==> inputs of 05-17 <==
==> flow/design.v <==
`timescale 1ns / 1ns
module alu_top(clk, a, b, s, result, zero);
input clk;
input [15:0] a, b;
input [3:0] s;
output reg [15:0] result;
output reg zero;
reg [15:0] a_q, b_q;
reg [3:0] s_q;
wire [15:0] alu_result;
wire alu_zero;
always @(posedge clk) begin
    a_q <= a;
    b_q <= b;
    s_q <= s;
    result <= alu_result;
    zero <= alu_zero;
end
alu u_alu(.a(a_q), .b(b_q), .s(s_q), .result(alu_result), .zero_detection(alu_zero));
endmodule

`timescale 1ns / 1ns
module three_to_one_mux(d0,d1,d2,s,y);
input [15:0] d0, d1, d2;
input [1:0] s;
output [15:0] y;
reg [15:0] y;
always@(d0 or d1 or d2 or s)
begin
case(s)
      2'b00  : y = d0;
      2'b01  : y = d1;
      2'b10  : y = d2;
      default : y = d0; 
endcase
end
endmodule
module rotate_right(n, value, result);
	input [15:0] n, value;
	output reg [15:0] result;
	reg [15:0] temp, temp2;
	always@(*)
	begin
		temp = 16'd0;
		temp2 = 16'd0;
		case(n[3:0])
			0:
				begin
				result = value;
				end
			1:
				begin
				temp = { {15 - 1 + 1{1'b0}}, value[1 - 1: 0] };
				temp2 = value >> 1;
				result = {temp[1 - 1: 0] , temp2[15 - 1: 0]};
				end
			2:
				begin
				temp = { {15 - 2 + 1{1'b0}}, value[2 - 1: 0] };
				temp2 = value >> 2;
				result = {temp[2 - 1: 0] , temp2[15 - 2: 0]};
				end
			3:
				begin
				temp = { {15 - 3 + 1{1'b0}}, value[3 - 1: 0] };
				temp2 = value >> 3;
				result = {temp[3 - 1: 0] , temp2[15 - 3: 0]};
				end
			4:
				begin
				temp = { {15 - 4 + 1{1'b0}}, value[4 - 1: 0] };
				temp2 = value >> 4;
				result = {temp[4 - 1: 0] , temp2[15 - 4: 0]};
				end
			5:
				begin
				temp = { {15 - 5 + 1{1'b0}}, value[5 - 1: 0] };
				temp2 = value >> 5;
				result = {temp[5 - 1: 0] , temp2[15 - 5: 0]};
				end
			6:
				begin
				temp = { {15 - 6 + 1{1'b0}}, value[6 - 1: 0] };
				temp2 = value >> 6;
				result = {temp[6 - 1: 0] , temp2[15 - 6: 0]};
				end
			7:
				begin
				temp = { {15 - 7 + 1{1'b0}}, value[7 - 1: 0] };
				temp2 = value >> 7;
				result = {temp[7 - 1: 0] , temp2[15 - 7: 0]};
				end
			8:
				begin
				temp = { {15 - 8 + 1{1'b0}}, value[8 - 1: 0] };
				temp2 = value >> 8;
				result = {temp[8 - 1: 0] , temp2[15 - 8: 0]};
				end
			9:
				begin
				temp = { {15 - 9 + 1{1'b0}}, value[9 - 1: 0] };
				temp2 = value >> 9;
				result = {temp[9 - 1: 0] , temp2[15 - 9: 0]};
				end
			10:
				begin
				temp = { {15 - 10 + 1{1'b0}}, value[10 - 1: 0] };
				temp2 = value >> 10;
				result = {temp[10 - 1: 0] , temp2[15 - 10: 0]};
				end
			11:
				begin
				temp = { {15 - 11 + 1{1'b0}}, value[11 - 1: 0] };
				temp2 = value >> 11;
				result = {temp[11 - 1: 0] , temp2[15 - 11: 0]};
				end
			12:
				begin
				temp = { {15 - 12 + 1{1'b0}}, value[12 - 1: 0] };
				temp2 = value >> 12;
				result = {temp[12 - 1: 0] , temp2[15 - 12: 0]};
				end
			13:
				begin
				temp = { {15 - 13 + 1{1'b0}}, value[13 - 1: 0] };
				temp2 = value >> 13;
				result = {temp[13 - 1: 0] , temp2[15 - 13: 0]};
				end
			14:
				begin
				temp = { {15 - 14 + 1{1'b0}}, value[14 - 1: 0] };
				temp2 = value >> 14;
				result = {temp[14 - 1: 0] , temp2[15 - 14: 0]};
				end
			15:
				begin
				temp = { {15 - 15 + 1{1'b0}}, value[15 - 1: 0] };
				temp2 = value >> 15;
				result = {temp[15 - 1: 0] , temp2[15 - 15: 0]};
				end
		endcase
	end
endmodule
module rotate_left(n, value, result);
	input [15:0] n, value;
	output reg [15:0] result;
	reg [15:0] temp, temp2;
	always@(*)
	begin
		temp = 16'd0;
		temp2 = 16'd0;
		case(n[3:0])
			0:
				begin
				result = value;
				end
			1:
				begin
				temp = { {15 - 1 + 1{1'b0}}, value[15:15 - 1 + 1] };
				temp2 = value << 1;
				result = {temp2[15:1] , temp[1 - 1:0]};
				end
			2:
				begin
				temp = { {15 - 2 + 1{1'b0}}, value[15:15 - 2 + 1] };
				temp2 = value << 2;
				result = {temp2[15:2] , temp[2 - 1:0]};
				end
			3:
				begin
				temp = { {15 - 3 + 1{1'b0}}, value[15:15 - 3 + 1] };
				temp2 = value << 3;
				result = {temp2[15:3] , temp[3 - 1:0]};
				end
			4:
				begin
				temp = { {15 - 4 + 1{1'b0}}, value[15:15 - 4 + 1] };
				temp2 = value << 4;
				result = {temp2[15:4] , temp[4 - 1:0]};
				end
			5:
				begin
				temp = { {15 - 5 + 1{1'b0}}, value[15:15 - 5 + 1] };
				temp2 = value << 5;
				result = {temp2[15:5] , temp[5 - 1:0]};
				end
			6:
				begin
				temp = { {15 - 6 + 1{1'b0}}, value[15:15 - 6 + 1] };
				temp2 = value << 6;
				result = {temp2[15:6] , temp[6 - 1:0]};
				end
			7:
				begin
				temp = { {15 - 7 + 1{1'b0}}, value[15:15 - 7 + 1] };
				temp2 = value << 7;
				result = {temp2[15:7] , temp[7 - 1:0]};
				end
			8:
				begin
				temp = { {15 - 8 + 1{1'b0}}, value[15:15 - 8 + 1] };
				temp2 = value << 8;
				result = {temp2[15:8] , temp[8 - 1:0]};
				end
			9:
				begin
				temp = { {15 - 9 + 1{1'b0}}, value[15:15 - 9 + 1] };
				temp2 = value << 9;
				result = {temp2[15:9] , temp[9 - 1:0]};
				end
			10:
				begin
				temp = { {15 - 10 + 1{1'b0}}, value[15:15 - 10 + 1] };
				temp2 = value << 10;
				result = {temp2[15:10] , temp[10 - 1:0]};
				end
			11:
				begin
				temp = { {15 - 11 + 1{1'b0}}, value[15:15 - 11 + 1] };
				temp2 = value << 11;
				result = {temp2[15:11] , temp[11 - 1:0]};
				end
			12:
				begin
				temp = { {15 - 12 + 1{1'b0}}, value[15:15 - 12 + 1] };
				temp2 = value << 12;
				result = {temp2[15:12] , temp[12 - 1:0]};
				end
			13:
				begin
				temp = { {15 - 13 + 1{1'b0}}, value[15:15 - 13 + 1] };
				temp2 = value << 13;
				result = {temp2[15:13] , temp[13 - 1:0]};
				end
			14:
				begin
				temp = { {15 - 14 + 1{1'b0}}, value[15:15 - 14 + 1] };
				temp2 = value << 14;
				result = {temp2[15:14] , temp[14 - 1:0]};
				end
			15:
				begin
				temp = { {15 - 15 + 1{1'b0}}, value[15:15 - 15 + 1] };
				temp2 = value << 15;
				result = {temp2[15:15] , temp[15 - 1:0]};
				end
		endcase
	end
endmodule
`timescale 1ns / 1ns
module alu(a,b,s,result,zero_detection);
input [15:0] a, b;
input [3:0] s;
output [15:0] result;
output reg zero_detection;
wire [15:0] rol_result, ror_result;
reg [15:0] other_result;
reg [1:0] mux_select;
wire [15:0] temp_result;
rotate_left rl1(.n(a), .value(b), .result(rol_result));
rotate_right rr1(.n(a), .value(b), .result(ror_result));
three_to_one_mux mux_1(.d0(rol_result),.d1(ror_result),.d2(other_result),.s(mux_select),.y(temp_result));
always@(*)
begin
 other_result = 16'd0;
 mux_select = 2'h2;
 case(s)
      4'b1111: begin other_result = a + b; mux_select = 3'h2;end   
      4'b1110: begin other_result = a - b; mux_select = 3'h2;end  
      4'b1101: begin other_result = a & b; mux_select = 3'h2;end 
      4'b1100: begin other_result = a | b; mux_select = 3'h2;end 
      4'b0001: begin other_result = a * b; mux_select = 3'h2;end
      4'b1100: begin other_result = a / b; mux_select = 3'h2;end
      4'b1010: begin other_result = a<<b; mux_select = 3'h2;end
      4'b1011: begin other_result = a>>b; mux_select = 3'h2;end
      4'b1000:    begin 
                  if (a < b) 
                        begin 
                              other_result = 16'd1; 
                              mux_select = 3'h2; 
                        end
                  else
                        begin
                              other_result = 0;
                              mux_select = 3'h2; 
                        end
                  end 
      4'b1001:    begin 
                  if(a > b) 
                        begin
                              other_result = 16'd1; 
                              mux_select = 3'h2;
                        end
                  else
                        begin
                              other_result = 0;
                              mux_select = 3'h2; 
                        end
                  end
      4'b1001: begin mux_select = 3'h0;end
      4'b1010: begin mux_select = 3'h1; end
      default: ;
endcase      
end 
always@(*)
begin
if(result == 0)
      zero_detection = 1;
else
      zero_detection = 0;
end 
assign result = temp_result;
endmodule
==> flow/run.sh <==
#!/bin/bash
# the make line also repeats each setting of config.mk as NAME=value (left out here)
make -C /OpenROAD-flow-scripts/flow DESIGN_CONFIG=/design/flow/config.mk WORK_HOME=/design/flow/orfs CLKGATE_MAP_FILE= finish
==> flow/config.mk <==
export PLATFORM = sky130hd
export DESIGN_NAME = alu_top
export DESIGN_NICKNAME = alu_top
export VERILOG_FILES = /design/flow/design.v
export SDC_FILE = /design/flow/constraint.sdc
export NUM_CORES = 4
export LEC_CHECK = 0
export CAP_MARGIN = 35
export CORE_ASPECT_RATIO = 1.76
export CORE_MARGIN = 2
export CORE_UTILIZATION = 40
export CTS_CLUSTER_DIAMETER = 32
export CTS_CLUSTER_SIZE = 84
export PLACE_DENSITY = 0.85
export SLEW_MARGIN = 20
==> flow/constraint.sdc <==
create_clock -name core_clock -period 8.0 [get_ports {clk}]
set_input_delay 1.6000 -clock core_clock [delete_from_list [all_inputs] [get_ports {clk}]]
set_output_delay 1.6000 -clock core_clock [all_outputs]
set_load 0.01 [all_outputs]
==> inputs of 09-13, as changes to 05-17 <==
Settings changed: ABC_AREA set to 1, CAP_MARGIN 35 to 20, CELL_PAD_IN_SITES_GLOBAL_PLACEMENT set to 3, CORE_ASPECT_RATIO 1.76 to not set, CTS_CLUSTER_DIAMETER 32 to 391, CTS_CLUSTER_SIZE 84 to 98, PLACE_DENSITY 0.85 to 0.43, TNS_END_PERCENT set to 5.
==> inputs of 05-15, as changes to 05-17 <==
Settings changed: CAP_MARGIN 35 to 20, CORE_ASPECT_RATIO 1.76 to not set, CTS_CLUSTER_DIAMETER 32 to not set, CTS_CLUSTER_SIZE 84 to not set, PLACE_DENSITY 0.85 to not set.
==> flow/constraint.sdc (replaced) <==
create_clock -name core_clock -period 7.29 [get_ports {clk}]
set_input_delay 1.4580 -clock core_clock [delete_from_list [all_inputs] [get_ports {clk}]]
set_output_delay 1.4580 -clock core_clock [all_outputs]
set_load 0.01 [all_outputs]
==> impl_summary.log <==
[flow] collecting metrics
INFO  metric status = no timing/DRC/antenna violations
INFO  metric rows = 54
INFO  metric logic_area = between 6000 and 7000 µm²
INFO  metric synthesis.area = approximately 9000 µm²
INFO  metric post_drt_via_cell_ratio = 5.87
INFO  metric dp_worst_setup_slack = between 0.7 and 0.8 ns
INFO  metric inv_count = roughly 160
INFO  metric cp_data_required_time = 7.54 ns
INFO  metric insertion_delay = 0.31 ns
INFO  metric yosys-top-cells-area = fa_1 (18%), ha_1 (14%), dfxtp_1 (12%), inv_1 (6.6%), nor2_1 (5.1%)
INFO  metric fillers = 2,221
INFO  metric met3_length = ~2.4 mm
Source of the figures above: 05-15

==> impl_summary.log <==
[flow] collecting metrics
INFO  metric status = no timing/DRC/antenna violations
INFO  metric dp_worst_setup_slack = 1.40 ns
INFO  metric post-cts-setup-buffer-count = 0
INFO  metric synthesis.area = just under 10,000 µm²
INFO  metric syn-num-nets = around 1,700
INFO  metric insertion_delay = 0.32 ns
INFO  metric met3_length = 1.93 mm
INFO  metric rows = between 50 and 60
INFO  metric logic_area = a little over 7000 µm²
INFO  metric fillers = roughly 2,700
INFO  metric post_drt_via_cell_ratio = 5.17
INFO  metric post_drt_wl_per_cell = around 20 µm
INFO  metric cp_data_required_time = around 8.3 ns
INFO  metric die-area = between 20,000 and 30,000 µm²
Source of the figures above: 09-13

==> impl_summary.log <==
[flow] collecting metrics
INFO  metric met3_length = about 2.7 mm
INFO  metric inv_count = around 160
INFO  metric logic_area = a little under 7000 µm²
INFO  metric status = no timing/DRC/antenna violations
INFO  metric cp_data_required_time = approximately 8.3 ns
INFO  metric fillers = around 2,200
INFO  metric rows = 72
INFO  metric post_drt_via_cell_ratio = a little over 6
INFO  metric yosys-top-cells-area = fa_1 (18%), ha_1 (14%), dfxtp_1 (12%), inv_1 (6.6%), nor2_1 (5.1%)
Source of the figures above: 05-17


---

==> inputs of run a <==
RTL: the design.v shown in full above, as it stands there.
Settings: LEC_CHECK=0, CAP_MARGIN=20, CORE_MARGIN=2, CORE_UTILIZATION=64, SLEW_MARGIN=20; clock period 5.52 ns.
run.sh (not shown) runs the stock make flow with config.mk's settings and CLKGATE_MAP_FILE=.
==> run b: changes against run a <==
--- a/flow/config.mk
+++ b/flow/config.mk
@@ -8,4 +8,9 @@
 export CAP_MARGIN = 20
 export CORE_MARGIN = 2
-export CORE_UTILIZATION = 64
+export CORE_UTILIZATION = 72
+export CTS_CLUSTER_DIAMETER = 28
+export CTS_CLUSTER_SIZE = 37
+export PLACE_DENSITY_LB_ADDON = 0.29
+export SETUP_SLACK_MARGIN = 1.34
 export SLEW_MARGIN = 20
+export TNS_END_PERCENT = 5
==> flow/constraint.sdc (replaced) <==
create_clock -name core_clock -period 6.65 [get_ports {clk}]
set_input_delay 1.3300 -clock core_clock [delete_from_list [all_inputs] [get_ports {clk}]]
set_output_delay 1.3300 -clock core_clock [all_outputs]
set_load 0.01 [all_outputs]
==> summary of the runs <==
- Between run a and run b, the lower first-iteration DRC count is in run a (gap about 28%, measured against run b).
- Between run b and run a, the lower global-route usage is in run a (gap 4.7 points).
- Run a completed, yet does not pass: setup timing. Run b ran to the end with no violations.
- Between run b and run a, the lower register-to-register slack is in run a (gap 1700 ps).
- Against run b, the fmax of run a is smaller by 8.1%.
- Combinational power: run b is lower than run a (about 40%).
- Against run b, the worst setup slack of run a is worse by 1700 ps.
- In run b the sequential share of layout area is higher than in run a, by 0.85 points.
==> figures <==
|  | run b | run a |
|---|---|---|
| Status | finished clean | finished with violations |
| Reasons for failing layout checks | - | setup timing |
| Die Ht | 114.6 um | 121.3 um |
| Tot GR Track Use | 52.55% | 47.87% |
| Net load switching power | 1.785 mW | 2.771 mW |
| Relative area of clock buffers and inverters in the final design | 1.478% | 1.373% |
| Number of buffers and inverters on the critical path | 4 | 5 |
| Total Die Area | 13140 um2 | 14720 um2 |
| Register Area | 1105 um2 | 1087 um2 |
| Stages on the worst setup path | 22 | 21 |
| R2r startpoint | b_q[5] | b_q[2] |
| Min cycle time layout | 6118 ps | 6654 ps |
| Number of antenna violations at the first check in global routing | 1 | 0 |
| Multi-input logic portion of the cell area | 70.30% | 65.89% |
| Worst setup slack before clock tree synthesis | 314.8 ps | -1025 ps |
| Register-to-register setup slack | 530 ps | -1130 ps |
Power figures rest on the tool's default switching activity, not on a simulated workload.
